==> flow/design.v <==
module master_apb #(parameter ADDR_WIDTH=8, parameter DATA_WIDTH =8, parameter STATE=2 )(
input PCLK,
input PRESETn,
input [ADDR_WIDTH-1:0] apb_write_paddr,
input [DATA_WIDTH-1:0] apb_write_data,
input [ADDR_WIDTH-1:0] apb_read_paddr,
input READ_WRITE,
input PREADY,
input transfer,
input [DATA_WIDTH-1:0] PRDATA,
output PWRITE,
output reg PSEL,
output reg PENABLE,
output [ADDR_WIDTH-1:0] PADDR,
output reg[DATA_WIDTH-1:0] PWDATA,
output reg [DATA_WIDTH-1:0] apb_read_data_out
);
parameter IDLE=2'b00;
parameter SETUP=2'b01;
parameter ACCESS=2'b11;
reg [STATE-1:0] current_state,next_state;
wire [DATA_WIDTH-1:0] temp_read;
always @(posedge PCLK or negedge PRESETn)
begin
if(!PRESETn)
current_state<=IDLE;
else
current_state<=next_state;
end
always @(*)
begin
case (current_state)
IDLE: 
begin
if(transfer==1'b1)
next_state=SETUP;
else
next_state=IDLE;
end
SETUP:
begin
next_state=ACCESS;
end
ACCESS:
begin
if(PREADY==1'b1&&transfer==1'b1)
next_state=SETUP;
else if(PREADY==1'b1&&transfer==1'b0)
next_state=IDLE;
else
next_state=ACCESS;
end
default:
next_state=IDLE;
endcase
end
always@(*)
begin
PWDATA='b0;
case(current_state)
IDLE:
begin
PSEL=1'b0;
PENABLE=1'b0;
end
SETUP:
begin
PSEL=1'b1;
PENABLE=1'b0;
PWDATA=apb_write_data;
end
ACCESS:
begin
PSEL=1'b1;
PENABLE=1'b1;
PWDATA=apb_write_data;
end
default:
begin
PSEL=1'b0;
PENABLE=1'b0;
end
endcase
end
always @(posedge PCLK or negedge PRESETn)
begin
if(!PRESETn)
apb_read_data_out<='b0;
else if (current_state==ACCESS && PWRITE==1'b0)
apb_read_data_out<=PRDATA;
end
assign PWRITE=READ_WRITE;
assign PADDR= READ_WRITE?apb_write_paddr:apb_read_paddr;
endmodule
module RAM_slave #(parameter ADDRESS=8, parameter DATA=8, parameter LOCATION=64, parameter STATES=3)(
input PWRITE,PCLK,PRESETn,
input PSEL1,
input PENABLE,
input [ADDRESS-1:0] paddr,
input [DATA-1:0] pwdata,
output reg [DATA-1:0] prdata,
output reg PREADY
);
parameter IDLE=2'b00;
parameter TRANSFER=2'b01;
parameter WRITE=2'b11;
parameter READ=2'b10;
localparam AW=$clog2(LOCATION);
reg [STATES-1:0] current_state,next_state;
reg [DATA-1:0] memory [0:LOCATION-1];
integer i;
always @(posedge PCLK or negedge PRESETn )
begin
if(!PRESETn)
current_state<=IDLE;
else
current_state<=next_state;
end
always @(*)
begin
case (current_state)
IDLE: 
if(PSEL1==1'b1)
next_state=TRANSFER;
else 
next_state=IDLE;
TRANSFER:
next_state=IDLE;
default:
next_state=IDLE;
endcase
end
always @(*)
if(!PRESETn)
begin
prdata='b0;
PREADY=1'b0;
end
else
begin
    case(current_state)
    IDLE:
    begin
        prdata='b0;
        PREADY=1'b0;
    end
    TRANSFER:
    begin
        PREADY=1'b1;
	if(PWRITE==1'b0)
	if(paddr<LOCATION)
	prdata=memory[paddr[AW-1:0]];
	else
	prdata='b0;	
        else
	 prdata='b0;
    end
default:
begin
prdata='b0;
        PREADY=1'b0;
end
    endcase
end
always @(posedge PCLK or negedge PRESETn)
begin
if(!PRESETn)
begin
    for(i=0;i<LOCATION;i=i+1)
    memory[i]<='b0;
end
else if(current_state==TRANSFER&&PWRITE==1'b1&&paddr<LOCATION)
memory[paddr[AW-1:0]]<=pwdata;
end
endmodule
module apb_top #(parameter ADDRESS=8, parameter DATA =8, parameter LOCATION=64)(
input PCLK,PRESETn,transfer,READ_WRITE,
input [ADDRESS-1:0] apb_write_paddr,apb_read_paddr,
input [DATA-1:0] apb_write_data,
output [DATA-1:0] apb_read_data_out);
wire PWRITE;
wire PREADY;
wire PSEL1;
wire PENABLE;
wire [ADDRESS-1:0] paddr;
wire [DATA-1:0] pwdata,prdata;
master_apb #(.ADDR_WIDTH(ADDRESS),.DATA_WIDTH(DATA)) master(
.PCLK(PCLK),
.PRESETn(PRESETn),
.apb_write_paddr(apb_write_paddr),
.apb_write_data(apb_write_data),
.apb_read_paddr(apb_read_paddr),
.READ_WRITE(READ_WRITE),
.PREADY(PREADY),
.transfer(transfer),
.PRDATA(prdata),
.PWRITE(PWRITE),
.PSEL(PSEL1),
.PENABLE(PENABLE),
.PADDR(paddr),
.PWDATA(pwdata),
.apb_read_data_out(apb_read_data_out));
RAM_slave #(.ADDRESS(ADDRESS),.DATA(DATA), .LOCATION(LOCATION)) slave_dut (
.PWRITE(PWRITE),
.PCLK(PCLK),
.PRESETn(PRESETn),
.PSEL1(PSEL1),
.PENABLE(PENABLE),
.paddr(paddr),
.pwdata(pwdata),
.prdata(prdata),
.PREADY(PREADY)
);
endmodule
==> flow/run.sh <==
#!/bin/bash
# the make line also repeats each setting of config.mk as NAME=value (left out here)
make -C /OpenROAD-flow-scripts/flow DESIGN_CONFIG=/design/flow/config.mk WORK_HOME=/design/flow/orfs CLKGATE_MAP_FILE= finish
==> flow/config.mk <==
export PLATFORM = sky130hd
export DESIGN_NAME = apb_top
export DESIGN_NICKNAME = apb_top
export VERILOG_FILES = /design/flow/design.v
export SDC_FILE = /design/flow/constraint.sdc
export NUM_CORES = 4
export LEC_CHECK = 0
export CAP_MARGIN = 20
export CELL_PAD_IN_SITES_GLOBAL_PLACEMENT = 3
export CORE_ASPECT_RATIO = 1.09
export CORE_MARGIN = 2
export CORE_UTILIZATION = 44
export CTS_CLUSTER_SIZE = 27
export GPL_ROUTABILITY_DRIVEN = 1
export GPL_TIMING_DRIVEN = 0
export HOLD_SLACK_MARGIN = 0.24
export MIN_ROUTING_LAYER = met2
export SETUP_SLACK_MARGIN = 1.57
export SLEW_MARGIN = 30
export TNS_END_PERCENT = 35
==> flow/constraint.sdc <==
create_clock -name core_clock -period 5.65 [get_ports {PCLK}]
set_input_delay 1.1300 -clock core_clock [delete_from_list [all_inputs] [get_ports {PCLK}]]
set_output_delay 1.1300 -clock core_clock [all_outputs]
set_load 0.01 [all_outputs]
==> results.ini, run 1 <==
[synthesis]
synthAdderAreaFrac_pct = 0
yosysTopAreaCell = dfrtp_1
synth-simple-area-share_pct = 16.4
syn_area_um2 = 22900
top_logic_kind = AND-OR/OR-AND gates
yosysUniqueCellTypes = 77
ff_type = dfrtp_1
ys_sh_aoi_pct = 23.0
yosys_warnings = 3
syn_avg_cell_area_um2 = 9.59
synthTopCellsByCount = nand2_1, o21ai_0, dfrtp_1
synth_dominant_cell_count = nand2_1
synth_flop_count = 525
muxShareOfSynthArea_pct = 0
synthCells = 2388
ys_seq_share_pct = 57.4
synth-xor-area-share_pct = 0
ys_cells = 2388
ys_area_um2 = 22900
ys_async_sr_fraction_pct = 100
synth-edff-count = 0
top_area_share_pct = 57.1
floorplan.nets = 2416
area_leaders = dfrtp_1, o21ai_0, nand2_1

[floorplan]
num_rows = 87
io_pins = 36
die_area_um2 = 53900
die_w_um = 223
initCoreUtil_pct = 44.4
die_h_um = 242
core_um2 = 51600

[outcome]
stop_stage = 5_1_grt
error = [ERROR GRT-0116] Global routing finished with congestion. Check the congestion regions in the DRC Viewer.
status = stopped before the end

[clock_network]
post-cts-setup-buffers = 0
cts-buffers-inserted = 56
htreeDepth = 2
cts_hold_buf = 0
clkSinkCount = 525
cts_root_buf = clkbuf_16
clock_path_buffers = 3

[placement]
place_congestion = 1.43
port_buffers = 35
dp_hpwl_um = 90400

[grt]
grt_overflow = 215
grt_util_all_layers_pct = 76.1

## per-layer routing
metal	overflow	track usage (%)
met5	43	67.7
met4	6	52.6
met3	157	86.4
met2	9	80.2
met1	-	-
## timing repair
action / in CTS
resized: 23
pin swaps: 1
gates cloned: 0
endpoints found under the setup margin: 90
endpoints found under the hold margin: 0
## metrics by stage
stage | instance area [um2] | cells | setup slack (ps) | total power (uW) | hold WS (ps)
after floorplan | 22900 | 2388 | 2540 | 3950 | 420
after CTS | 26400 | 3202 | 1420 | 8040 | 451
after global placement | 24100 | 3090 | -20110 | 4220 | 428
after detailed placement | 24400 | 3103 | 193 | 4230 | 437
==> run 2: changes to the inputs <==
- CAP_MARGIN: 20 -> 40
- CELL_PAD_IN_SITES_GLOBAL_PLACEMENT: 3 -> not set
- CORE_ASPECT_RATIO: 1.09 -> not set
- CORE_UTILIZATION: 44 -> 66
- CTS_CLUSTER_SIZE: 27 -> 15
- GPL_ROUTABILITY_DRIVEN: 1 -> not set
- GPL_TIMING_DRIVEN: 0 -> not set
- HOLD_SLACK_MARGIN: 0.24 -> not set
- MIN_ROUTING_LAYER: met2 -> not set
- SETUP_SLACK_MARGIN: 1.57 -> -0.21
- SLEW_MARGIN: 30 -> 20
- TNS_END_PERCENT: 35 -> not set
- clock period: 5.65 -> 2.5 ns (I/O delays scaled with it)
==> run 2 against run 1 <==
Net effect:
- the layout now fails its checks (negative setup slack)
- synthesized cell count is the same
- area after synthesis unchanged
- die size shrank 33%
==> results.ini, run 2 <==
[grt]
grt_overflow = 0
grt_pass1_wl_um = 159000
met3_usage_pct = 33.8
antenna_found_initial = 7
grt_pass1_vias = 23827
met1_usage_pct = 71.6
grtUsageMet2_pct = 83.3
grt.busiest_layer = met2
grt_util_all_layers_pct = 61.9
grt_max_degree = 104

[clock_network]
htreeDepth = 2
cts_root_buf = clkbuf_16
cts_tree = done
clkSinkCount = 525
clock_path_buffers = 3
worstSkewPairLatency_ps = 640
clkTransAtPathRegs_ps = 60
cts-buffers-inserted = 51

[synthesis]
syn_area_um2 = 22900
synthTopCellsByCount = nand2_1, o21ai_0, dfrtp_1
ys_cells = 2388
ys_seq_share_pct = 57.4
top_logic_kind = AND-OR/OR-AND gates
yosysTopAreaCell = dfrtp_1
ff_type = dfrtp_1
yosysUniqueCellTypes = 77
ys_async_sr_fraction_pct = 100
floorplan.nets = 2416
top_area_share_pct = 57.1
yosys_warnings = 3
synthAdderAreaFrac_pct = 0
synth-edff-count = 0
ys_area_um2 = 22900
area_leaders = dfrtp_1, o21ai_0, nand2_1
synth-simple-area-share_pct = 16.4
synth_dominant_cell_count = nand2_1
muxShareOfSynthArea_pct = 0
synth-xor-area-share_pct = 0
synthCells = 2388
synth_flop_count = 525
syn_avg_cell_area_um2 = 9.59
ys_sh_aoi_pct = 23.0

[finish]
design_area_um2 = 29300
flop_area_um2 = 13100
syn_to_final_growth_pct = 27.8
n_fill_cell = 1775
fin_nets = 2768
final_cell_count_no_fill = 3238
logic_area_um2 = 9260

[placement]
placed_cells = 3136
dp_hpwl_um = 73400
port_buffers = 35
place_area_um2 = 27100
place_congestion = 1.19

[floorplan]
io_pins = 36
die_area_um2 = 36200
die_w_um = 190
initCoreUtil_pct = 66.6
core_um2 = 34400
num_rows = 68
die_h_um = 190

[worst_setup_path]
critPathSlowestCell = clkdlybuf4s50_1
setup.worst_path.class = input pin to flop
crit_required_ps = 2970
worstSetupEndpoint = master.apb_read_data_out[7]$_DFFE_PN0P_
cpMostUsedCell = buf_4
r2r_cells = 8
endpoint_kind = flop
start_kind = input pin
crit_buf_inv = 3
crit_start = apb_write_paddr[5]
cp_data_arrival_time_ps = 3230
reg2reg_from = slave_dut.current_state[1]$_DFF_PN0_
timing.rr.end = slave_dut.memory[20][5]$_DFFE_PN0P_
critPathMaxFanout = 5
worstPathCellList = clkdlybuf4s50_1, buf_4, and3_1, o22ai_2, nor2_1, buf_4, a22oi_1, nand4_1, nor3_4, a41oi_1
slowest_delay_ps = 480
crit_family = simple AND/OR/NAND/NOR gates
path_depth = 10
reg2reg_slack_ps = 80

[worst_hold_path]
holdPathStages = 2
hp-start = transfer
min_path_type = input pin to flop
hold_end = master.current_state[0]$_DFF_PN1_

[power_and_ir_drop]
p_int_uw = 13900
power-top-group = clock
p_sw_share_pct = 23.8
comb_power_share_pct = 6.4
powerDensity_nw_per_um2 = 622
peakVddDrop_mv = 0.628
switchingPower_uw = 4330
seq_power_uw = 8490
p_leak_uw = 0.0127
p_seq_share_pct = 46.7
power.share.clock_pct = 47.0
pg_clk_uw = 8550
powerComb_uw = 1160

[route]
wl_per_cell_um = 34.4
num_vias = 24834
ant_nets = 0
drt_iter0_drc = 5504
routed_wl_um = 111000
dr.pass1.iters = 14
vias_per_cell = 7.67
drc = 0

[sta]
clock_skew_ps = 33.1
fin_crit_ps = 2760
finalClockPeriodUsage_pct = 111
hold_violations = 0
setup_violations = 33
timing.final.ws_setup_ps = -264
worst_pin_slew_ps = 818
drv_slew = 0
fmax_mhz = 362
max-slew-margin-rel_pct = 45.5

[outcome]
status = failed layout checks
so.violations = negative setup slack

[flow_run]
openroad.warnings = 31
max-cap-violations = 0

[run 2: what timing repair did]
| action | CTS | global route |
|---|---|---|
| pin swaps | 5 | 4 |
| cloned | 1 | 0 |
| hold buffers | 1 | 0 |
| setup endpoints to repair | 23 | 19 |
| buffers inserted | 2 | 1 |
| gates resized | 25 | 28 |
| hold endpoints to repair | 12 | 0 |
[run 2: through the flow]
stage / utilization, % / power [uW] / setup TNS, ps / setup slack (ps) / hold slack (ps)
2_1_floorplan: - / 8940 / 0 / 20.5 / 204
6_report: 85.2 / 18200 / -2610 / -264 / 462
3_5_place_dp: 78.9 / 9700 / -258480 / -1150 / 441
5_1_grt: 85.2 / 18400 / -5280 / -240 / 472
3_3_place_gp: 78.9 / 9690 / -241740 / -1150 / 429
4_1_cts: 84.7 / 18000 / -3520 / -176 / 467
[run 2: layout make-up]
class                      count  share of cell area, %
antenna                        3                 0.0256
clock buffer                  69                   5.04
clock inverter                24                   1.21
inverter                       1                 0.0128
multi-input combinational   1685                   31.6
sequential                   525                   44.9
tap                          455                   1.94
timing repair buffer         476                   15.3
[run 2: metal layers]
metal | routed length (um) | share of wire [%]
met5 | 546 | 0.49
met4 | 13100 | 12
met2 | 43500 | 39
met3 | 19800 | 18
met1 | 34500 | 31
==> run 3: changes to the inputs <==
- CAP_MARGIN: 40 -> 20
- CORE_UTILIZATION: 66 -> 44
- CTS_CLUSTER_SIZE: 15 -> 27
- GPL_ROUTABILITY_DRIVEN: not set -> 0
- GPL_TIMING_DRIVEN: not set -> 0
- HOLD_SLACK_MARGIN: not set -> 0.24
- SETUP_SLACK_MARGIN: -0.21 -> -0.14
- SLEW_MARGIN: 20 -> 30
- TNS_END_PERCENT: not set -> 35
- clock period: 2.5 -> 5.65 ns (I/O delays scaled with it)
==> run 3 against run 2 <==
Net effect:
- critical path type unchanged
- combinational power is 63% lower
- largest cell class unchanged
- critical endpoint is now master.apb_read_data_out[2]$_DFFE_PN0P_
- sequential power decreased by 56%
- now clean on timing, DRC and antenna
- routed wire length is 7.0% higher
- global-route usage is 18 points lower
- clock power shrank 58%
- first-iteration DRC count fell by 16%
==> results.ini, run 3 <==
[synthesis]
yosysUniqueCellTypes = 77
ys_async_sr_fraction_pct = 100
syn_area_um2 = 22900
synthAdderAreaFrac_pct = 0
synth-edff-count = 0
ff_type = dfrtp_1
yosys_warnings = 3
top_logic_kind = AND-OR/OR-AND gates
muxShareOfSynthArea_pct = 0
top_area_share_pct = 57.1
synth_flop_count = 525
floorplan.nets = 2416
ys_sh_aoi_pct = 23.0
synthTopCellsByCount = nand2_1, o21ai_0, dfrtp_1
syn_avg_cell_area_um2 = 9.59
ys_area_um2 = 22900
area_leaders = dfrtp_1, o21ai_0, nand2_1
synth-simple-area-share_pct = 16.4
ys_cells = 2388
yosysTopAreaCell = dfrtp_1
ys_seq_share_pct = 57.4
synth-xor-area-share_pct = 0
synth_dominant_cell_count = nand2_1
synthCells = 2388

[power_and_ir_drop]
p_int_uw = 5800
power-top-group = registers
power.share.clock_pct = 46.4
peakVddDrop_mv = 0.261
pg_clk_uw = 3620
p_leak_uw = 0.0107
switchingPower_uw = 2000
powerDensity_nw_per_um2 = 298
p_sw_share_pct = 25.6
seq_power_uw = 3760
powerComb_uw = 424
p_seq_share_pct = 48.2
comb_power_share_pct = 5.4

[worst_setup_path]
critPathMaxFanout = 10
crit_required_ps = 6180
endpoint_kind = flop
path_depth = 12
timing.rr.end = slave_dut.memory[58][6]$_DFFE_PN0P_
crit_buf_inv = 5
crit_start = READ_WRITE
slowest_delay_ps = 1010
worstPathCellList = clkdlybuf4s50_1, buf_6, buf_6, clkbuf_1, nand3b_1, nand2_1, clkbuf_1, a22oi_1, o2bb2ai_1, nor4_1, nand4_1, o31a_1
start_kind = input pin
worstSetupEndpoint = master.apb_read_data_out[2]$_DFFE_PN0P_
r2r_cells = 7
critPathSlowestCell = nor4_1
setup.worst_path.class = input pin to flop
cp_data_arrival_time_ps = 5840
crit_family = simple AND/OR/NAND/NOR gates
reg2reg_slack_ps = 2050
reg2reg_from = slave_dut.current_state[1]$_DFF_PN0_

[outcome]
status = timing/DRC/antenna clean

[sta]
setup_tns_ps = 0
setup_violations = 0
finalClockPeriodUsage_pct = 93.9
fin_crit_ps = 5310
fmax_mhz = 188
max-slew-margin-rel_pct = 17.7
drv_slew = 0
rsz0062_at_grt = no
hold_violations = 0
worst_pin_slew_ps = 1220
clock_skew_ps = 41.3

[grt]
grt_pass1_vias = 21043
grt_max_degree = 87
grt_util_all_layers_pct = 44.1
grt_pass1_wl_um = 163000
antenna_found_initial = 17
grt_overflow = 0

[floorplan]
die_area_um2 = 53900
core_um2 = 51400
die_h_um = 232
initCoreUtil_pct = 44.6
num_rows = 83
io_pins = 36
die_w_um = 232

[clock_network]
worstSkewPairLatency_ps = 670
clkTransAtPathRegs_ps = 60
cts_hold_buf = 0
post-cts-setup-buffers = 0
cts_tree = done
cts_root_buf = clkbuf_16
htreeDepth = 2
ctsResizeCount = 0
clkSinkCount = 525
cts-buffers-inserted = 55
clock_path_buffers = 3

[worst_hold_path]
min_path_type = flop to flop
hp-start = master.current_state[1]$_DFF_PN0_
holdPathStages = 1
hold_end = master.current_state[2]$_DFF_PN0_

[placement]
port_buffers = 35
place_area_um2 = 24400
dp_hpwl_um = 83500

[route]
ant_nets = 0
dr.pass1.iters = 19
drc = 0
vias_per_cell = 7.14
routed_wl_um = 119000
drt_iter0_drc = 4647
num_vias = 23059
wl_per_cell_um = 36.9

[finish]
design_area_um2 = 26200
fin_nets = 2523
syn_to_final_growth_pct = 14.4

[flow_run]
max-cap-violations = 0
openroad.warnings = 26

==> run 3: per-stage QoR <==
step                      utilization [%]  hold WS (ps)  power (uW)  instances  setup slack, ps
final                                51.0           452        7800       3229              343
after global placement               46.9           428        4200       3103           -19620
after floorplan                         -           420        3950       2388             2540
after global routing                 50.9           496        7910       3220              718
after CTS                            50.8           454        7730       3214              994
after detailed placement             47.4           441        4210       3115              376
==> run 3: area by class of cell <==
type                       count  area, um2
clock buffer                  76       1560
buffer                       177        772
timing repair buffer          50        592
fill                        4825      25200
sequential                   525      13100
multi-input combinational   1685       9070
clock inverter                23        186
tap                          680        851
inverter                       1       3.75
antenna                       12       30.0
==> run 3: metal layers <==
| layer | track usage [%] | vias up | wire, um |
|---|---|---|---|
| met5 | 8.46 | - | 527 |
| met3 | 26.5 | 750 | 20000 |
| met1 | 52.6 | 11305 | 41600 |
| met2 | 56.9 | 2137 | 45300 |
| met4 | 31.6 | 18 | 11700 |
| li1 | - | 8849 | - |
==> run 4: changes to the inputs <==
- CORE_UTILIZATION: 44 -> 72
- GPL_ROUTABILITY_DRIVEN: 0 -> not set
- GPL_TIMING_DRIVEN: 0 -> not set
- SETUP_SLACK_MARGIN: -0.14 -> -0.12
- SLEW_MARGIN: 30 -> 20
- clock period: 5.65 -> 1.7 ns (I/O delays scaled with it)
==> run 4 against run 3 <==
Net effect:
- the flow now stops in 4_1_cts
- area after synthesis is the same
- synthesized cell count did not move
- die size down 38%
==> results.ini, run 4 <==
[floorplan]
io_pins = 36
die_h_um = 182
core_um2 = 31500
die_w_um = 182
die_area_um2 = 33300
initCoreUtil_pct = 72.8
num_rows = 65

[outcome]
status = stopped before the end
stop_stage = 4_1_cts
error = [ERROR DPL-0033] detailed placement checks failed during check placement.

[synthesis]
yosys_warnings = 3
synthAdderAreaFrac_pct = 0
ys_cells = 2388
syn_area_um2 = 22900
synth-edff-count = 0
ys_seq_share_pct = 57.4
ys_async_sr_fraction_pct = 100
ys_sh_aoi_pct = 23.0
synth-simple-area-share_pct = 16.4
syn_avg_cell_area_um2 = 9.59
synthTopCellsByCount = nand2_1, o21ai_0, dfrtp_1
synth_dominant_cell_count = nand2_1
synthCells = 2388
muxShareOfSynthArea_pct = 0
top_area_share_pct = 57.1
ff_type = dfrtp_1
area_leaders = dfrtp_1, o21ai_0, nand2_1
synth_flop_count = 525
ys_area_um2 = 22900
top_logic_kind = AND-OR/OR-AND gates
synth-xor-area-share_pct = 0
floorplan.nets = 2416
yosysTopAreaCell = dfrtp_1
yosysUniqueCellTypes = 77

[placement]
place_area_um2 = 27400
port_buffers = 35
place_congestion = 1.27
dp_hpwl_um = 69800

run 4: per-stage QoR:
step | setup TNS [ps] | std cells | worst slack, ps | hold slack (ps)
2_1_floorplan | -120010 | 2388 | -548 | 44.4
3_3_place_gp | -508410 | 3072 | -1830 | 399
3_5_place_dp | -532780 | 3072 | -1840 | 394
==> run 5: changes to the inputs <==
- ABC_AREA: not set -> 1
- CELL_PAD_IN_SITES_GLOBAL_PLACEMENT: not set -> 1
- CORE_UTILIZATION: 72 -> 28
- CTS_CLUSTER_SIZE: 27 -> 14
- GPL_ROUTABILITY_DRIVEN: not set -> 1
- HOLD_SLACK_MARGIN: 0.24 -> not set
- MAX_ROUTING_LAYER: not set -> met5
- PLACE_DENSITY: not set -> 0.58
- SETUP_SLACK_MARGIN: -0.12 -> 0.45
- TNS_END_PERCENT: 35 -> 85
- clock period: 1.7 -> 3.16 ns (I/O delays scaled with it)
==> run 5 against run 4 <==
Net effect:
- the run now finishes clean
- synthesized cell count up 26%
- area after synthesis up 8.4%
- die size rose to 2.7 times the previous value
==> results.ini, run 5 <==
[outcome]
status = timing/DRC/antenna clean

[synthesis]
synth-edff-count = 0
synthCells = 3000
synthAdderAreaFrac_pct = 0
synth-simple-area-share_pct = 28.2
muxShareOfSynthArea_pct = 4.51
syn_area_um2 = 24800
ys_cells = 3000
ys_async_sr_fraction_pct = 100
ys_seq_share_pct = 52.9
synth_flop_count = 525
ys_sh_aoi_pct = 8.42
top_logic_kind = simple AND/OR/NAND/NOR gates
synth_dominant_cell_count = nand2_1
syn_avg_cell_area_um2 = 8.28
synth-xor-area-share_pct = 0
floorplan.nets = 3028
yosysUniqueCellTypes = 26
yosys_warnings = 3
top_area_share_pct = 52.7
synthTopCellsByCount = nand2_1, dfrtp_1, nand3_1
yosysTopAreaCell = dfrtp_1
ys_area_um2 = 24800
ff_type = dfrtp_1
area_leaders = dfrtp_1, nand2_1, nand3_1

[grt]
grt_pass1_wl_um = 128000
grt_overflow = 0
antenna_found_initial = 0
grt_pass1_vias = 20341
grt_max_degree = 126
grt_util_all_layers_pct = 18.3

[worst_setup_path]
path_depth = 18
cpMostUsedCell = nand2_1
crit_family = simple AND/OR/NAND/NOR gates
worstSetupEndpoint = master.apb_read_data_out[0]$_DFFE_PN0P_
crit_required_ps = 3660
endpoint_kind = flop
cp_data_arrival_time_ps = 3030
critPathSlowestCell = clkdlybuf4s50_1
crit_buf_inv = 5
setup.worst_path.class = input pin to flop
worstPathCellList = clkdlybuf4s50_1, inv_1, nand2_1, o21ai_4, nand2_2, clkinv_2, buf_12, buf_4, nand3_1, nand2_1, nor2_1, nand2_1, nor2_2, nand2_1, nor2_1, nand2_1, nand2_1, nand2_1
timing.rr.end = slave_dut.memory[18][2]$_DFFE_PN0P_
r2r_cells = 5
start_kind = input pin
critPathMaxFanout = 21
slowest_delay_ps = 460
crit_start = apb_write_paddr[5]
reg2reg_from = master.current_state[2]$_DFF_PN0_
reg2reg_slack_ps = 780

[sta]
drv_slew = 0
fmax_mhz = 395
max-slew-margin-rel_pct = 37.5
setup_violations = 0
fin_crit_ps = 2530
rsz0062_at_grt = yes
finalClockPeriodUsage_pct = 80.2
hold_violations = 0
worst_pin_slew_ps = 937
clock_skew_ps = 23.0
holdWs_ps = 469

[finish]
design_area_um2 = 29900
final_core_util_pct = 33.9
fin_nets = 3117
syn_to_final_growth_pct = 20.5
n_fill_cell = 9217

[power_and_ir_drop]
power-top-group = clock
powerDensity_nw_per_um2 = 495
switchingPower_uw = 3580
seq_power_uw = 6720
peakVddDrop_mv = 0.396
p_seq_share_pct = 45.5
powerComb_uw = 937
p_int_uw = 11200
pg_clk_uw = 7130
power.share.clock_pct = 48.2
comb_power_share_pct = 6.3
p_leak_uw = 0.0160
p_sw_share_pct = 24.2

[clock_network]
clkTransAtPathRegs_ps = 60
cts-buffers-inserted = 60
worstSkewPairLatency_ps = 630
cts_tree = done
clkSinkCount = 525
clock_path_buffers = 3
cts_root_buf = clkbuf_16
post-cts-setup-buffers = 0
htreeDepth = 2

[route]
dr.pass1.iters = 7
diodes = 0
num_vias = 20512
drt_iter0_drc = 1528
wl_per_cell_um = 19.2
routed_wl_um = 82600
drc = 0
vias_per_cell = 4.77
ant_nets = 0

[placement]
place_area_um2 = 27800
place_congestion = 0.822
dp_hpwl_um = 54000
port_buffers = 35

[floorplan]
die_w_um = 302
die_area_um2 = 91100
num_rows = 109
core_um2 = 88100
die_h_um = 302
io_pins = 36
initCoreUtil_pct = 28.2

[flow_run]
max-cap-violations = 0
openroad.warnings = 30

[worst_hold_path]
min_path_type = input pin to asynchronous set/reset pin

[run 5: per-stage QoR]
step                      std cells  setup TNS (ps)  setup slack (ps)  power [uW]
after floorplan                3000               0               942        7190
final                          4301               0               626       14800
after detailed placement       4191           -1640              -341        7790
after global placement         4191           -1620              -359        7780
after CTS                      4301               0               427       15000
after global routing           4301               0               438       15300
[run 5: routing by layer]
metal  GRT usage [%]  up-vias  share of wire (%)
li1                -     9972                  -
met3            2.08       78                3.9
met1            26.1    10072                 47
met2            30.0      390                 47
met5               0        -                  0
met4            3.48        0                1.5
[run 5: timing repair]
action | 4_1_cts | 5_1_grt
endpoints found under the hold margin | 15 | 0
setup endpoints to repair | 4 | 8
hold buffers | 1 | 0
resized | 4 | 13
[run 5: final cells by class]
| cell class | instances | area, um2 | area share (%) |
|---|---|---|---|
| clock inverters | 24 | 270 | 0.904 |
| clock buffers | 85 | 1750 | 5.84 |
| well taps | 1165 | 1460 | 4.87 |
| flip-flops and latches | 525 | 13100 | 43.9 |
| repair buffers | 225 | 2400 | 8.04 |
| inverters | 157 | 593 | 1.98 |
| multi-input cells | 2120 | 10300 | 34.4 |
==> run 6: changes to the inputs <==
- ABC_AREA: 1 -> not set
- CELL_PAD_IN_SITES_GLOBAL_PLACEMENT: 1 -> not set
- CORE_UTILIZATION: 28 -> 72
- CTS_CLUSTER_SIZE: 14 -> 22
- GPL_ROUTABILITY_DRIVEN: 1 -> not set
- MAX_ROUTING_LAYER: met5 -> not set
- PLACE_DENSITY: 0.58 -> not set
- PLACE_DENSITY_LB_ADDON: not set -> 0.25
- SETUP_SLACK_MARGIN: 0.45 -> not set
- TNS_END_PERCENT: 85 -> not set
- clock period: 3.16 -> 2.5 ns (I/O delays scaled with it)
==> run 6 against run 5 <==
Net effect:
- the flow now stops in 5_1_grt
- die size fell by 63%
- synthesized cell count fell by 20%
- area after synthesis fell by 7.7%
==> results.ini, run 6 <==
[outcome]
status = stopped before the end
stop_stage = 5_1_grt
error = [ERROR GRT-0116] Global routing finished with congestion. Check the congestion regions in the DRC Viewer.

[floorplan]
die_area_um2 = 33300
num_rows = 65
die_w_um = 182
io_pins = 36
core_um2 = 31500
die_h_um = 182
initCoreUtil_pct = 72.8

[synthesis]
muxShareOfSynthArea_pct = 0
top_logic_kind = AND-OR/OR-AND gates
area_leaders = dfrtp_1, o21ai_0, nand2_1
floorplan.nets = 2416
syn_avg_cell_area_um2 = 9.59
synth_dominant_cell_count = nand2_1
synth_flop_count = 525
ys_cells = 2388
synth-xor-area-share_pct = 0
synthAdderAreaFrac_pct = 0
yosysTopAreaCell = dfrtp_1
ys_seq_share_pct = 57.4
synth-simple-area-share_pct = 16.4
synthTopCellsByCount = nand2_1, o21ai_0, dfrtp_1
top_area_share_pct = 57.1
synth-edff-count = 0
yosysUniqueCellTypes = 77
ys_area_um2 = 22900
ff_type = dfrtp_1
synthCells = 2388
syn_area_um2 = 22900
ys_async_sr_fraction_pct = 100
ys_sh_aoi_pct = 23.0
yosys_warnings = 3

[placement]
dp_slack_ps = -1320
dp_hpwl_um = 67900
placed_cells = 3051
port_buffers = 35
place_congestion = 1.23

[clock_network]
htreeDepth = 2
clock_path_buffers = 3
cts_root_buf = clkbuf_16
clkSinkCount = 525
cts-buffers-inserted = 51

[grt]
grt_util_all_layers_pct = 86.4
grt_overflow = 347

run 6: what timing repair did:
item	CTS
setup endpoints to repair	129
buffers inserted	4
pin swaps	17
gates cloned	2
resized	80
hold endpoints to repair	0
hold buffers	0
run 6: layer usage:
layer  track usage [%]  overflow
met4              84.9       140
met5              60.9         5
met2              95.6       139
met3              78.6        39
met1              86.6        24
run 6: through the flow:
step / cell area (um2) / utilization, % / hold slack [ps] / total power (uW)
after CTS: 28900 / 91.9 / 84.6 / 17700
after floorplan: 22900 / - / 204 / 8940
after detailed placement: 26800 / 85.2 / 461 / 9630
after global placement: 26800 / 85.2 / 428 / 9610
==> run 7: changes to the inputs <==
- ABC_AREA: not set -> 0
- CORE_UTILIZATION: 72 -> 70
- PLACE_DENSITY: not set -> 0.6
- PLACE_DENSITY_LB_ADDON: 0.25 -> not set
- SETUP_SLACK_MARGIN: not set -> 0.65
==> run 7 against run 6 <==
Net effect:
- the flow again stops in 5_1_grt
- synthesized cell count unchanged
- die size up 2.8%
- area after synthesis unchanged
==> results.ini, run 7 <==
[floorplan]
core_um2 = 32400
die_w_um = 185
die_area_um2 = 34200
num_rows = 66
io_pins = 36
die_h_um = 185
initCoreUtil_pct = 70.8

[synthesis]
synth-simple-area-share_pct = 16.4
synthAdderAreaFrac_pct = 0
yosysUniqueCellTypes = 77
ys_cells = 2388
top_area_share_pct = 57.1
ys_sh_aoi_pct = 23.0
ff_type = dfrtp_1
floorplan.nets = 2416
muxShareOfSynthArea_pct = 0
synthTopCellsByCount = nand2_1, o21ai_0, dfrtp_1
top_logic_kind = AND-OR/OR-AND gates
synth-edff-count = 0
ys_async_sr_fraction_pct = 100
syn_area_um2 = 22900
yosysTopAreaCell = dfrtp_1
synth-xor-area-share_pct = 0
ys_area_um2 = 22900
synth_flop_count = 525
syn_avg_cell_area_um2 = 9.59
yosys_warnings = 3
synth_dominant_cell_count = nand2_1
ys_seq_share_pct = 57.4
synthCells = 2388
area_leaders = dfrtp_1, o21ai_0, nand2_1

[clock_network]
clock_path_buffers = 3
cts-buffers-inserted = 51
htreeDepth = 2
clkSinkCount = 525
cts_root_buf = clkbuf_16

[outcome]
status = stopped before the end
stop_stage = 5_1_grt
error = [ERROR GRT-0116] Global routing finished with congestion. Check the congestion regions in the DRC Viewer.

[grt]
grt_overflow = 1022
grt_util_all_layers_pct = 93.6

[placement]
dp_hpwl_um = 73600
port_buffers = 35
place_congestion = 1.23
placed_cells = 3097

==> run 7: timing repair <==
action,4_1_cts
gates cloned,15
endpoints found under the hold margin,40
endpoints found under the setup margin,528
setup buffers,69
resized,418
hold buffers,1
pin swaps,103
==> run 7: per-stage QoR <==
stage	instance area [um2]	worst slack (ps)	TNS (ps)	util, %	hold slack (ps)
after floorplan	24000	91.8	0	-	204
after global placement	27400	-1130	-185260	84.6	423
after detailed placement	27400	-1100	-215850	84.6	439
after CTS	31400	342	0	96.9	429
==> run 7: per-layer routing <==
| layer | GRT overflow | GRT usage (%) |
|---|---|---|
| met1 | 55 | 90.0 |
| met2 | 542 | 105 |
| met3 | 67 | 84.0 |
| met4 | 351 | 99.8 |
| met5 | 7 | 67.1 |
==> run 8: changes to the inputs <==
- ABC_AREA: 0 -> not set
- CAP_MARGIN: 20 -> 35
- CTS_CLUSTER_SIZE: 22 -> 18
- PLACE_DENSITY: 0.6 -> 0.79
- SETUP_SLACK_MARGIN: 0.65 -> not set
==> run 8 against run 7 <==
Net effect:
- the run again fails in 5_1_grt
- die size unchanged
- synthesized cell count unchanged
- area after synthesis unchanged
==> results.ini, run 8 <==
[floorplan]
initCoreUtil_pct = 70.8
die_area_um2 = 34200
die_h_um = 185
die_w_um = 185
core_um2 = 32400
io_pins = 36
num_rows = 66

[grt]
grt_overflow = 7
grt_util_all_layers_pct = 75.4

[synthesis]
floorplan.nets = 2416
synth-simple-area-share_pct = 16.4
ys_async_sr_fraction_pct = 100
yosysTopAreaCell = dfrtp_1
top_logic_kind = AND-OR/OR-AND gates
area_leaders = dfrtp_1, o21ai_0, nand2_1
top_area_share_pct = 57.1
synthCells = 2388
muxShareOfSynthArea_pct = 0
syn_area_um2 = 22900
ys_sh_aoi_pct = 23.0
synth_dominant_cell_count = nand2_1
synth-edff-count = 0
ys_cells = 2388
syn_avg_cell_area_um2 = 9.59
synth_flop_count = 525
yosysUniqueCellTypes = 77
ys_seq_share_pct = 57.4
synth-xor-area-share_pct = 0
yosys_warnings = 3
ff_type = dfrtp_1
synthAdderAreaFrac_pct = 0
synthTopCellsByCount = nand2_1, o21ai_0, dfrtp_1
ys_area_um2 = 22900

[placement]
place_congestion = 1.16
dp_slack_ps = -1070
placed_cells = 3119
port_buffers = 35
dp_hpwl_um = 70800

[clock_network]
cts_root_buf = clkbuf_16
cts-buffers-inserted = 51
clock_path_buffers = 3
clkSinkCount = 525
htreeDepth = 2

[outcome]
stop_stage = 5_1_grt
status = stopped before the end
error = [ERROR GRT-0232] Routing congestion too high. Check the congestion heatmap in the GUI.

run 8: per-layer routing:
metal | global-route usage [%] | overflow
met1 | 77.5 | 1
met2 | 90.4 | 2
met3 | 62.6 | 0
met4 | 69.4 | 4
met5 | 29.5 | 0
run 8: stage by stage:
step	instance area, um2	hold WS [ps]	setup TNS, ps
floorplan	22900	204	0
global placement	27200	426	-240250
detailed placement	27200	441	-240550
CTS	29400	440	0
run 8: what timing repair did:
action,in CTS
buffers inserted,6
endpoints found under the setup margin,128
gates resized,80
gates cloned,2
pin swaps,21
hold endpoints to repair,13
hold buffers,1
==> run 9: changes to the inputs <==
- CAP_MARGIN: 35 -> 20
- CELL_PAD_IN_SITES_DETAIL_PLACEMENT: not set -> 0
- CELL_PAD_IN_SITES_GLOBAL_PLACEMENT: not set -> 2
- CORE_ASPECT_RATIO: not set -> 0.68
- CORE_MARGIN: 2 -> 5
- CORE_UTILIZATION: 70 -> 35
- CTS_CLUSTER_SIZE: 18 -> not set
- GPL_ROUTABILITY_DRIVEN: not set -> 0
- GPL_TIMING_DRIVEN: not set -> 0
- HOLD_SLACK_MARGIN: not set -> 0.16
- MAX_ROUTING_LAYER: not set -> met4
- PLACE_DENSITY: 0.79 -> not set
- PLACE_DENSITY_LB_ADDON: not set -> 0.03
- SETUP_SLACK_MARGIN: not set -> 2.04
- SLEW_MARGIN: 20 -> 40
- TNS_END_PERCENT: not set -> 20
- clock period: 2.5 -> 7.13 ns (I/O delays scaled with it)
==> run 9 against run 8 <==
Net effect:
- now clean on timing, DRC and antenna
- die size grew 110%
- area after synthesis did not move
- synthesized cell count did not move
==> results.ini, run 9 <==
[sta]
setup_tns_ps = 0
drv_slew = 0
fmax_mhz = 191
setup_violations = 0
clock_skew_ps = 39.1
worst_pin_slew_ps = 1010
max-slew-margin-rel_pct = 32.3
fin_crit_ps = 5240
rsz0062_at_grt = yes
finalClockPeriodUsage_pct = 73.5
hold_violations = 0

[worst_hold_path]
hold_end = master.current_state[2]$_DFF_PN0_
hp-start = master.current_state[1]$_DFF_PN0_
holdPathStages = 1
min_path_type = flop to flop

[worst_setup_path]
path_depth = 10
setup.worst_path.class = input pin to flop
critPathMaxFanout = 10
crit_family = simple AND/OR/NAND/NOR gates
critPathSlowestCell = o22ai_1
crit_start = READ_WRITE
worstPathCellList = clkdlybuf4s50_1, buf_6, or3b_1, buf_2, nand2_1, buf_2, nand2_1, o22ai_1, a2111oi_2, a32oi_1
start_kind = input pin
endpoint_kind = flop
cp_data_arrival_time_ps = 5790
slowest_delay_ps = 850
crit_required_ps = 7680
reg2reg_from = slave_dut.memory[57][4]$_DFFE_PN0P_
r2r_cells = 6
timing.rr.end = master.apb_read_data_out[4]$_DFFE_PN0P_
reg2reg_slack_ps = 4000
crit_buf_inv = 4
worstSetupEndpoint = master.apb_read_data_out[5]$_DFFE_PN0P_

[clock_network]
cts_hold_buf = 0
clkSinkCount = 525
post-cts-setup-buffers = 0
cts-buffers-inserted = 54
htreeDepth = 2
clock_path_buffers = 3
worstSkewPairLatency_ps = 650
cts_root_buf = clkbuf_16
clkTransAtPathRegs_ps = 70
cts_tree = done

[grt]
grt.busiest_layer = met1
grt_pass1_vias = 20201
grtUsageMet2_pct = 47.4
antenna_found_initial = 13
grt_pass1_wl_um = 179000
grt_overflow = 0
met3_usage_pct = 18.7
met1_usage_pct = 51.6
grt_max_degree = 78
grt_util_all_layers_pct = 37.8

[flow_run]
max-cap-violations = 0
openroad.warnings = 27

[power_and_ir_drop]
switchingPower_uw = 1570
p_sw_share_pct = 24.9
pg_clk_uw = 2990
peakVddDrop_mv = 0.150
p_seq_share_pct = 47.1
powerComb_uw = 354
p_int_uw = 4750
p_leak_uw = 0.0109
power-top-group = clock
comb_power_share_pct = 5.6
powerDensity_nw_per_um2 = 237
seq_power_uw = 2980
power.share.clock_pct = 47.3

[synthesis]
floorplan.nets = 2416
muxShareOfSynthArea_pct = 0
syn_area_um2 = 22900
synthAdderAreaFrac_pct = 0
synth-xor-area-share_pct = 0
ff_type = dfrtp_1
ys_area_um2 = 22900
ys_cells = 2388
synth_dominant_cell_count = nand2_1
ys_sh_aoi_pct = 23.0
ys_async_sr_fraction_pct = 100
synthTopCellsByCount = nand2_1, o21ai_0, dfrtp_1
yosysTopAreaCell = dfrtp_1
top_area_share_pct = 57.1
synthCells = 2388
synth_flop_count = 525
area_leaders = dfrtp_1, o21ai_0, nand2_1
top_logic_kind = AND-OR/OR-AND gates
synth-edff-count = 0
ys_seq_share_pct = 57.4
yosys_warnings = 3
synth-simple-area-share_pct = 16.4
syn_avg_cell_area_um2 = 9.59
yosysUniqueCellTypes = 77

[route]
ant_nets = 0
drc = 0
dr.pass1.iters = 10
num_vias = 22140
drt_iter0_drc = 3573
wl_per_cell_um = 39.2
routed_wl_um = 134000
vias_per_cell = 6.48

[placement]
placed_cells = 3309
port_buffers = 35
dp_hpwl_um = 101000

[finish]
final_core_util_pct = 41.1
fin_nets = 2525
final_cell_count_no_fill = 3417
syn_to_final_growth_pct = 16.6

[outcome]
status = timing/DRC/antenna clean

[floorplan]
die_area_um2 = 70800
initCoreUtil_pct = 35.3
die_h_um = 221
io_pins = 36
num_rows = 77
core_um2 = 64900
die_w_um = 320

[run 9: through the flow]
stage	power, uW	setup WS [ps]	hold WS (ps)	area (um2)
floorplan	3130	3720	420	22900
global placement	3350	-21110	434	24300
detailed placement	3370	1340	462	24800
CTS	6320	2140	476	26700
global route	6450	2010	489	26700
finish	6320	1890	466	26700
[run 9: timing repair]
action,4_1_cts,5_1_grt
endpoints found under the setup margin,1,3
gates resized,1,1
pin swaps,0,0
[run 9: layout make-up]
cell class                      count  area, um2
Timing Repair Buffer               53        651
Buffer                            177        797
Clock buffer                       88       1680
Clock inverter                     11        138
Tap cell                          869       1090
Fill cell                        6568      38200
Sequential cell                   525      13100
Antenna cell                        8       20.0
Inverter                            1       3.75
Multi-Input combinational cell   1685       9200
[run 9: metal layers]
layer | vias to the layer above | routed length [um]
li1 | 8875 | -
met1 | 11307 | 56100
met2 | 1546 | 49900
met3 | 412 | 20600
met4 | 0 | 7350
met5 | - | 0
==> run 10: changes to the inputs <==
- ABC_AREA: not set -> 0
- CELL_PAD_IN_SITES_DETAIL_PLACEMENT: 0 -> not set
- CELL_PAD_IN_SITES_GLOBAL_PLACEMENT: 2 -> not set
- CORE_ASPECT_RATIO: 0.68 -> not set
- CORE_MARGIN: 5 -> 2
- CORE_UTILIZATION: 35 -> 72
- CTS_CLUSTER_DIAMETER: not set -> 233
- CTS_CLUSTER_SIZE: not set -> 27
- GPL_ROUTABILITY_DRIVEN: 0 -> not set
- GPL_TIMING_DRIVEN: 0 -> not set
- HOLD_SLACK_MARGIN: 0.16 -> 0.24
- MAX_ROUTING_LAYER: met4 -> not set
- PLACE_DENSITY_LB_ADDON: 0.03 -> 0.19
- SETUP_SLACK_MARGIN: 2.04 -> 0.28
- SLEW_MARGIN: 40 -> 20
- TNS_END_PERCENT: 20 -> 100
- clock period: 7.13 -> 2.5 ns (I/O delays scaled with it)
==> run 10 against run 9 <==
Net effect:
- the flow now stops in 5_1_grt
- synthesized cell count unchanged
- die size decreased by 53%
- area after synthesis unchanged
==> results.ini, run 10 <==
[outcome]
stop_stage = 5_1_grt
error = [ERROR GRT-0116] Global routing finished with congestion. Check the congestion regions in the DRC Viewer.
status = stopped before the end

[floorplan]
num_rows = 65
io_pins = 36
core_um2 = 31500
die_area_um2 = 33300
die_h_um = 182
initCoreUtil_pct = 72.8
die_w_um = 182

[synthesis]
yosysTopAreaCell = dfrtp_1
synth_flop_count = 525
synthTopCellsByCount = nand2_1, o21ai_0, dfrtp_1
area_leaders = dfrtp_1, o21ai_0, nand2_1
synthCells = 2388
top_logic_kind = AND-OR/OR-AND gates
ys_sh_aoi_pct = 23.0
top_area_share_pct = 57.1
synth-xor-area-share_pct = 0
ys_seq_share_pct = 57.4
yosys_warnings = 3
floorplan.nets = 2416
synth-edff-count = 0
ys_async_sr_fraction_pct = 100
yosysUniqueCellTypes = 77
ys_cells = 2388
syn_area_um2 = 22900
muxShareOfSynthArea_pct = 0
synthAdderAreaFrac_pct = 0
ys_area_um2 = 22900
synth_dominant_cell_count = nand2_1
syn_avg_cell_area_um2 = 9.59
ff_type = dfrtp_1
synth-simple-area-share_pct = 16.4

[clock_network]
clkSinkCount = 525
cts_root_buf = clkbuf_16
cts-buffers-inserted = 23
clock_path_buffers = 3
htreeDepth = 1

[placement]
place_area_um2 = 27000
place_congestion = 1.25
dp_slack_ps = -924
port_buffers = 35
dp_hpwl_um = 68500

[grt]
grt_overflow = 70
grt_util_all_layers_pct = 77.1

==> run 10: metal layers <==
metal / GRT overflow / track usage (%)
met2: 19 / 89.7
met4: 42 / 72.9
met1: 4 / 78.3
met5: 1 / 41.3
met3: 4 / 66.2
==> run 10: per-stage QoR <==
stage	utilization (%)	hold WS [ps]	setup TNS, ps	cells	total power (uW)
after floorplan	-	204	0	2388	8950
after global placement	85.7	427	-189030	3060	9660
after detailed placement	85.7	434	-219340	3060	9680
after CTS	90.3	412	0	3136	14100
==> run 10: what timing repair did <==
action / in CTS
gates resized: 137
hold buffers: 1
buffers inserted: 39
hold endpoints to repair: 73
setup endpoints to repair: 439
cloned: 1
pin swaps: 27
==> run 11: changes to the inputs <==
- ABC_AREA: 0 -> 1
- CAP_MARGIN: 20 -> 40
- CTS_CLUSTER_DIAMETER: 233 -> 377
- CTS_CLUSTER_SIZE: 27 -> 15
- HOLD_SLACK_MARGIN: 0.24 -> 0.29
- PLACE_DENSITY: not set -> 0.83
- PLACE_DENSITY_LB_ADDON: 0.19 -> not set
- SETUP_SLACK_MARGIN: 0.28 -> 0.29
- SLEW_MARGIN: 20 -> 40
- TNS_END_PERCENT: 100 -> not set
==> run 11 against run 10 <==
Net effect:
- the run now finishes clean
- synthesized cell count increased by 26%
- die size increased by 8.2%
- area after synthesis increased by 8.4%
==> results.ini, run 11 <==
[synthesis]
synth-simple-area-share_pct = 28.2
synth_flop_count = 525
floorplan.nets = 3028
ys_seq_share_pct = 52.9
synth-xor-area-share_pct = 0
ff_type = dfrtp_1
synthCells = 3000
ys_sh_aoi_pct = 8.42
syn_area_um2 = 24800
yosys_warnings = 3
synthTopCellsByCount = nand2_1, dfrtp_1, nand3_1
yosysTopAreaCell = dfrtp_1
top_area_share_pct = 52.7
top_logic_kind = simple AND/OR/NAND/NOR gates
synthAdderAreaFrac_pct = 0
syn_avg_cell_area_um2 = 8.28
ys_area_um2 = 24800
synth_dominant_cell_count = nand2_1
area_leaders = dfrtp_1, nand2_1, nand3_1
yosysUniqueCellTypes = 26
muxShareOfSynthArea_pct = 4.51
synth-edff-count = 0
ys_cells = 3000
ys_async_sr_fraction_pct = 100

[worst_hold_path]
hold_end = master.current_state[0]$_DFF_PN1_
holdPathStages = 2
hp-start = transfer
min_path_type = input pin to flop

[flow_run]
openroad.warnings = 35
max-cap-violations = 0

[power_and_ir_drop]
peakVddDrop_mv = 0.587
p_leak_uw = 0.0160
powerComb_uw = 1310
power-top-group = registers
p_sw_share_pct = 24.8
p_seq_share_pct = 53.9
switchingPower_uw = 3910
powerDensity_nw_per_um2 = 543
comb_power_share_pct = 8.3
seq_power_uw = 8490
power.share.clock_pct = 37.8
p_int_uw = 11800
pg_clk_uw = 5960

[sta]
rsz0062_at_grt = no
max-slew-margin-rel_pct = 43.7
drv_slew = 0
setup_tns_ps = 0
hold_violations = 0
finalClockPeriodUsage_pct = 86.7
fmax_mhz = 462
setup_violations = 0
clock_skew_ps = 20.0
fin_crit_ps = 2170
worst_pin_slew_ps = 844

[route]
ant_nets = 0
vias_per_cell = 6.37
dr.pass1.iters = 8
drt_iter0_drc = 3010
routed_wl_um = 77600
diodes = 0
num_vias = 22808
wl_per_cell_um = 21.7
drc = 0

[worst_setup_path]
setup.worst_path.class = input pin to flop
reg2reg_from = master.current_state[2]$_DFF_PN0_
path_depth = 19
worstSetupEndpoint = master.apb_read_data_out[2]$_DFFE_PN0P_
crit_buf_inv = 7
worstPathCellList = clkbuf_2, inv_2, buf_12, o21ai_4, buf_6, nor2_4, buf_4, buf_12, buf_6, nand3_1, nand2_1, nor2_2, nand2_1, nor2_2, nand2_2, nor2_2, nand2_1, nand2_1, nand2_1
timing.rr.end = slave_dut.memory[17][5]$_DFFE_PN0P_
crit_family = simple AND/OR/NAND/NOR gates
cp_data_arrival_time_ps = 2640
start_kind = input pin
r2r_cells = 6
critPathSlowestCell = o21ai_4
crit_start = READ_WRITE
cpMostUsedCell = nand2_1
crit_required_ps = 2970
endpoint_kind = flop
critPathMaxFanout = 12
slowest_delay_ps = 190
reg2reg_slack_ps = 450

[finish]
fin_nets = 3144
syn_to_final_growth_pct = 16.9
design_area_um2 = 29000
final_core_util_pct = 84.7

[grt]
grt.busiest_layer = met2
grtUsageMet2_pct = 64.7
grt_overflow = 0
met1_usage_pct = 56.2
antenna_found_initial = 0
grt_max_degree = 152
met3_usage_pct = 7.66
grt_util_all_layers_pct = 41.4
grt_pass1_wl_um = 115000
grt_pass1_vias = 21185

[clock_network]
cts_tree = done
htreeDepth = 2
clkTransAtPathRegs_ps = 70
clock_path_buffers = 3
cts_root_buf = clkbuf_16
cts-buffers-inserted = 40
clkSinkCount = 525
worstSkewPairLatency_ps = 590

[floorplan]
core_um2 = 34300
initCoreUtil_pct = 72.4
die_h_um = 190
die_w_um = 190
die_area_um2 = 36000
io_pins = 36
num_rows = 68

[placement]
place_area_um2 = 27000
dp_hpwl_um = 45600
place_congestion = 0.945
port_buffers = 35

[outcome]
status = timing/DRC/antenna clean

run 11: metrics by stage:
stage / setup slack (ps) / total power [uW] / cells / hold slack (ps)
3_3_place_gp: -624 / 9700 / 3499 / 454
6_report: 333 / 15800 / 3579 / 448
3_5_place_dp: -699 / 9720 / 3499 / 466
4_1_cts: 214 / 15500 / 3554 / 435
2_1_floorplan: 414 / 9090 / 3000 / 204
5_1_grt: 236 / 16100 / 3579 / 455
run 11: what timing repair did:
action / in CTS / in global routing
hold buffers: 1 / 0
gates resized: 35 / 105
setup endpoints to repair: 163 / 176
cloned: 2 / 8
buffers inserted: 2 / 14
endpoints found under the hold margin: 523 / 0
pin swaps: 10 / 47
run 11: final cells by class:
cell class	instances	area (um2)
flip-flops and latches	525	13100
multi-input cells	2120	10600
fillers	1960	5260
repair buffers	272	3070
clock buffers	48	1050
inverters	157	602
well taps	455	569
clock inverters	2	17.5
run 11: per-layer routing:
metal	vias to the layer above	wire, um	share of wire, %
li1	9984	-	-
met1	10916	28700	37
met2	1588	36300	47
met3	320	8650	11
met4	0	3960	5.1
met5	-	0	0
==> run 12: changes to the inputs <==
- ABC_AREA: 1 -> 0
- CAP_MARGIN: 40 -> 20
- CTS_CLUSTER_DIAMETER: 377 -> 233
- CTS_CLUSTER_SIZE: 15 -> 27
- HOLD_SLACK_MARGIN: 0.29 -> 0.24
- PLACE_DENSITY: 0.83 -> not set
- PLACE_DENSITY_LB_ADDON: not set -> 0.08
- SETUP_SLACK_MARGIN: 0.29 -> 0.72
- SLEW_MARGIN: 40 -> 20
- TNS_END_PERCENT: not set -> 100
==> run 12 against run 11 <==
Net effect:
- the flow now stops in 5_1_grt
- area after synthesis decreased by 7.7%
- synthesized cell count down 20%
- die size decreased by 7.6%
==> results.ini, run 12 <==
[synthesis]
synthTopCellsByCount = nand2_1, o21ai_0, dfrtp_1
ys_seq_share_pct = 57.4
synth-xor-area-share_pct = 0
ys_async_sr_fraction_pct = 100
synthCells = 2388
synth_flop_count = 525
floorplan.nets = 2416
ff_type = dfrtp_1
synth-simple-area-share_pct = 16.4
yosysTopAreaCell = dfrtp_1
area_leaders = dfrtp_1, o21ai_0, nand2_1
syn_area_um2 = 22900
yosys_warnings = 3
ys_sh_aoi_pct = 23.0
synthAdderAreaFrac_pct = 0
top_logic_kind = AND-OR/OR-AND gates
synth_dominant_cell_count = nand2_1
ys_area_um2 = 22900
top_area_share_pct = 57.1
ys_cells = 2388
syn_avg_cell_area_um2 = 9.59
muxShareOfSynthArea_pct = 0
yosysUniqueCellTypes = 77
synth-edff-count = 0

[placement]
place_congestion = 1.17
dp_slack_ps = -1020
port_buffers = 35
dp_hpwl_um = 67600

[floorplan]
initCoreUtil_pct = 72.8
die_h_um = 182
core_um2 = 31500
num_rows = 65
die_w_um = 182
io_pins = 36
die_area_um2 = 33300

[clock_network]
cts-buffers-inserted = 23
cts_root_buf = clkbuf_16
clkSinkCount = 525
htreeDepth = 1
clock_path_buffers = 3

[grt]
grt_overflow = 636
grt_util_all_layers_pct = 91.6

[outcome]
status = stopped before the end
stop_stage = 5_1_grt
error = [ERROR GRT-0116] Global routing finished with congestion. Check the congestion regions in the DRC Viewer.

run 12: what timing repair did:
item / CTS
hold buffers: 1
setup endpoints to repair: 528
hold endpoints to repair: 57
resized: 327
buffers inserted: 99
cloned: 15
pin swaps: 130
run 12: per-stage QoR:
| step | instance area (um2) | power, uW | utilization (%) | cells |
|---|---|---|---|---|
| 2_1_floorplan | 24100 | 9030 | - | 2388 |
| 3_3_place_gp | 27100 | 9700 | 86.2 | 3029 |
| 3_5_place_dp | 27100 | 9720 | 86.2 | 3029 |
| 4_1_cts | 30300 | 14200 | 96.1 | 3178 |
run 12: metal layers:
layer  overflow  GRT usage, %
met4        235          92.1
met5         15          66.2
met2        302           101
met1         40          90.6
met3         44          83.6
==> run 13: changes to the inputs <==
- ABC_AREA: 0 -> not set
- CTS_CLUSTER_DIAMETER: 233 -> not set
- PLACE_DENSITY_LB_ADDON: 0.08 -> not set
- SETUP_SLACK_MARGIN: 0.72 -> 0.22
- TNS_END_PERCENT: 100 -> 35
- clock period: 2.5 -> 2.18 ns (I/O delays scaled with it)
==> run 13 against run 12 <==
Net effect:
- the run again fails in 5_1_grt
- die size stayed put
- synthesized cell count unchanged
- area after synthesis stayed put
==> results.ini, run 13 <==
[synthesis]
yosysUniqueCellTypes = 77
top_area_share_pct = 57.1
synth-simple-area-share_pct = 16.4
ff_type = dfrtp_1
yosys_warnings = 3
ys_async_sr_fraction_pct = 100
floorplan.nets = 2416
synth-edff-count = 0
syn_area_um2 = 22900
synthAdderAreaFrac_pct = 0
area_leaders = dfrtp_1, o21ai_0, nand2_1
ys_sh_aoi_pct = 23.0
synthTopCellsByCount = nand2_1, o21ai_0, dfrtp_1
synth_flop_count = 525
yosysTopAreaCell = dfrtp_1
muxShareOfSynthArea_pct = 0
ys_seq_share_pct = 57.4
synth-xor-area-share_pct = 0
synthCells = 2388
ys_area_um2 = 22900
top_logic_kind = AND-OR/OR-AND gates
ys_cells = 2388
syn_avg_cell_area_um2 = 9.59
synth_dominant_cell_count = nand2_1

[placement]
placed_cells = 3045
place_congestion = 1.22
dp_hpwl_um = 66300
port_buffers = 35

[floorplan]
num_rows = 65
die_h_um = 182
initCoreUtil_pct = 72.8
io_pins = 36
die_w_um = 182
die_area_um2 = 33300
core_um2 = 31500

[outcome]
status = stopped before the end
stop_stage = 5_1_grt
error = [ERROR GRT-0116] Global routing finished with congestion. Check the congestion regions in the DRC Viewer.

[clock_network]
clock_path_buffers = 3
htreeDepth = 2
clkSinkCount = 525
cts_root_buf = clkbuf_16
cts-buffers-inserted = 51

[grt]
grt_overflow = 924
grt_util_all_layers_pct = 94.2

==> run 13: what timing repair did <==
action / CTS
gates cloned: 11
setup buffers: 69
hold endpoints to repair: 383
pin swaps: 98
hold buffers: 1
gates resized: 342
setup endpoints to repair: 528
==> run 13: layer usage <==
layer | GRT usage (%) | GRT overflow
met5 | 63.0 | 8
met4 | 99.9 | 347
met3 | 84.5 | 52
met2 | 104 | 439
met1 | 92.4 | 78
==> run 13: per-stage QoR <==
stage          area (um2)  setup WS [ps]  util [%]
2_1_floorplan       23600           -164         -
4_1_cts             31000          -88.4      98.4
3_3_place_gp        27200          -1430      86.4
3_5_place_dp        27200          -1500      86.4
==> run 14: changes to the inputs <==
- CORE_UTILIZATION: 72 -> 37
- CTS_CLUSTER_SIZE: 27 -> not set
- GPL_ROUTABILITY_DRIVEN: not set -> 0
- HOLD_SLACK_MARGIN: 0.24 -> not set
- SETUP_SLACK_MARGIN: 0.22 -> not set
- TNS_END_PERCENT: 35 -> not set
- clock period: 2.18 -> 5.0 ns (I/O delays scaled with it)
==> run 14 against run 13 <==
Net effect:
- now clean on timing, DRC and antenna
- area after synthesis unchanged
- synthesized cell count did not move
- die size up 92%
==> results.ini, run 14 <==
[power_and_ir_drop]
switchingPower_uw = 2120
power.total_uw = 9090
pg_clk_uw = 4430
p_leak_uw = 0.0109
p_sw_share_pct = 23.4
peakVddDrop_mv = 0.229
p_seq_share_pct = 46.7
p_int_uw = 6970
seq_power_uw = 4250
powerDensity_nw_per_um2 = 344
power-top-group = clock
powerComb_uw = 415
comb_power_share_pct = 4.6
power.share.clock_pct = 48.7

[worst_setup_path]
critPathSlowestCell = nand2_1
worstSetupEndpoint = master.apb_read_data_out[3]$_DFFE_PN0P_
path_depth = 10
r2r_cells = 6
worstPathCellList = clkdlybuf4s50_1, buf_4, nand3b_2, nand2_1, nand2_1, nor2_1, buf_4, a221oi_1, nand3_1, o31a_1
setup.worst_path.class = input pin to flop
critPathMaxFanout = 40
crit_start = READ_WRITE
crit_family = simple AND/OR/NAND/NOR gates
start_kind = input pin
endpoint_kind = flop
crit_buf_inv = 3
crit_required_ps = 5540
cp_data_arrival_time_ps = 4700
reg2reg_from = slave_dut.current_state[1]$_DFF_PN0_
timing.rr.end = slave_dut.memory[55][0]$_DFFE_PN0P_
reg2reg_slack_ps = 1920
slowest_delay_ps = 560

[synthesis]
yosys_warnings = 3
ys_async_sr_fraction_pct = 100
ys_area_um2 = 22900
synth_dominant_cell_count = nand2_1
floorplan.nets = 2416
syn_avg_cell_area_um2 = 9.59
synth-xor-area-share_pct = 0
top_logic_kind = AND-OR/OR-AND gates
top_area_share_pct = 57.1
synthCells = 2388
synth_flop_count = 525
ys_sh_aoi_pct = 23.0
yosysUniqueCellTypes = 77
area_leaders = dfrtp_1, o21ai_0, nand2_1
yosysTopAreaCell = dfrtp_1
synthTopCellsByCount = nand2_1, o21ai_0, dfrtp_1
syn_area_um2 = 22900
ff_type = dfrtp_1
muxShareOfSynthArea_pct = 0
synth-simple-area-share_pct = 16.4
synth-edff-count = 0
synthAdderAreaFrac_pct = 0
ys_seq_share_pct = 57.4
ys_cells = 2388

[finish]
final_core_util_pct = 43.0
n_fill_cell = 5935
syn_to_final_growth_pct = 15.3
design_area_um2 = 26400
fin_nets = 2444

[sta]
fmax_mhz = 240
finalClockPeriodUsage_pct = 83.4
fin_crit_ps = 4170
worst_pin_slew_ps = 1120
rsz0062_at_grt = no
clock_skew_ps = 26.0
drv_slew = 0
setup_violations = 0
timing.final.ws_setup_ps = 832
setup_tns_ps = 0
hold_violations = 0
max-slew-margin-rel_pct = 24.8

[floorplan]
io_pins = 36
die_h_um = 253
initCoreUtil_pct = 37.3
num_rows = 91
core_um2 = 61500
die_area_um2 = 63900
die_w_um = 253

[route]
dr.pass1.iters = 10
ant_nets = 0
drc = 0
num_vias = 20612
routed_wl_um = 97400
wl_per_cell_um = 29.9
drt_iter0_drc = 3531
vias_per_cell = 6.33

[grt]
antenna_found_initial = 5
grt_util_all_layers_pct = 30.5
grt_pass1_vias = 19512
grt_pass1_wl_um = 140000
grt_overflow = 0
grt_max_degree = 166

[placement]
port_buffers = 35
place_area_um2 = 24400
dp_hpwl_um = 67100
dp_slack_ps = 467

[flow_run]
openroad.warnings = 36
max-cap-violations = 0

[clock_network]
cts_root_buf = clkbuf_16
worstSkewPairLatency_ps = 650
cts_tree = done
clkSinkCount = 525
cts-buffers-inserted = 57
clkTransAtPathRegs_ps = 60
clock_path_buffers = 3
post-cts-setup-buffers = 0
htreeDepth = 2
cts_hold_buf = 0
ctsResizeCount = 0

[outcome]
status = timing/DRC/antenna clean

[worst_hold_path]
min_path_type = input pin to asynchronous set/reset pin

==> run 14: final cells by class <==
class	count	area, um2	area share, %
Multi-Input combinational cell	1685	9060	34.3
Inverter	1	3.75	0.0142
Clock inverter	15	235	0.890
Antenna cell	4	10.0	0.0379
Tap cell	790	988	3.74
Clock buffer	89	1740	6.57
Sequential cell	525	13100	49.7
Timing Repair Buffer	146	1240	4.69
==> run 14: per-stage QoR <==
step                hold WS, ps  cells
floorplan                   420   2388
global placement            433   3146
detailed placement          461   3146
CTS                         330   3250
global route                355   3251
finish                      297   3255
==> run 14: routing by layer <==
| metal | wire [um] | vias up | part of all wire [%] | track usage (%) |
|---|---|---|---|---|
| li1 | - | 8657 | - | - |
| met1 | 37300 | 9999 | 38 | 39.6 |
| met2 | 39200 | 1506 | 40 | 42.1 |
| met3 | 13200 | 444 | 14 | 11.9 |
| met4 | 7650 | 6 | 7.9 | 20.1 |
| met5 | 37 | - | 0.038 | 0.927 |
Power and IR drop assume default switching activity.
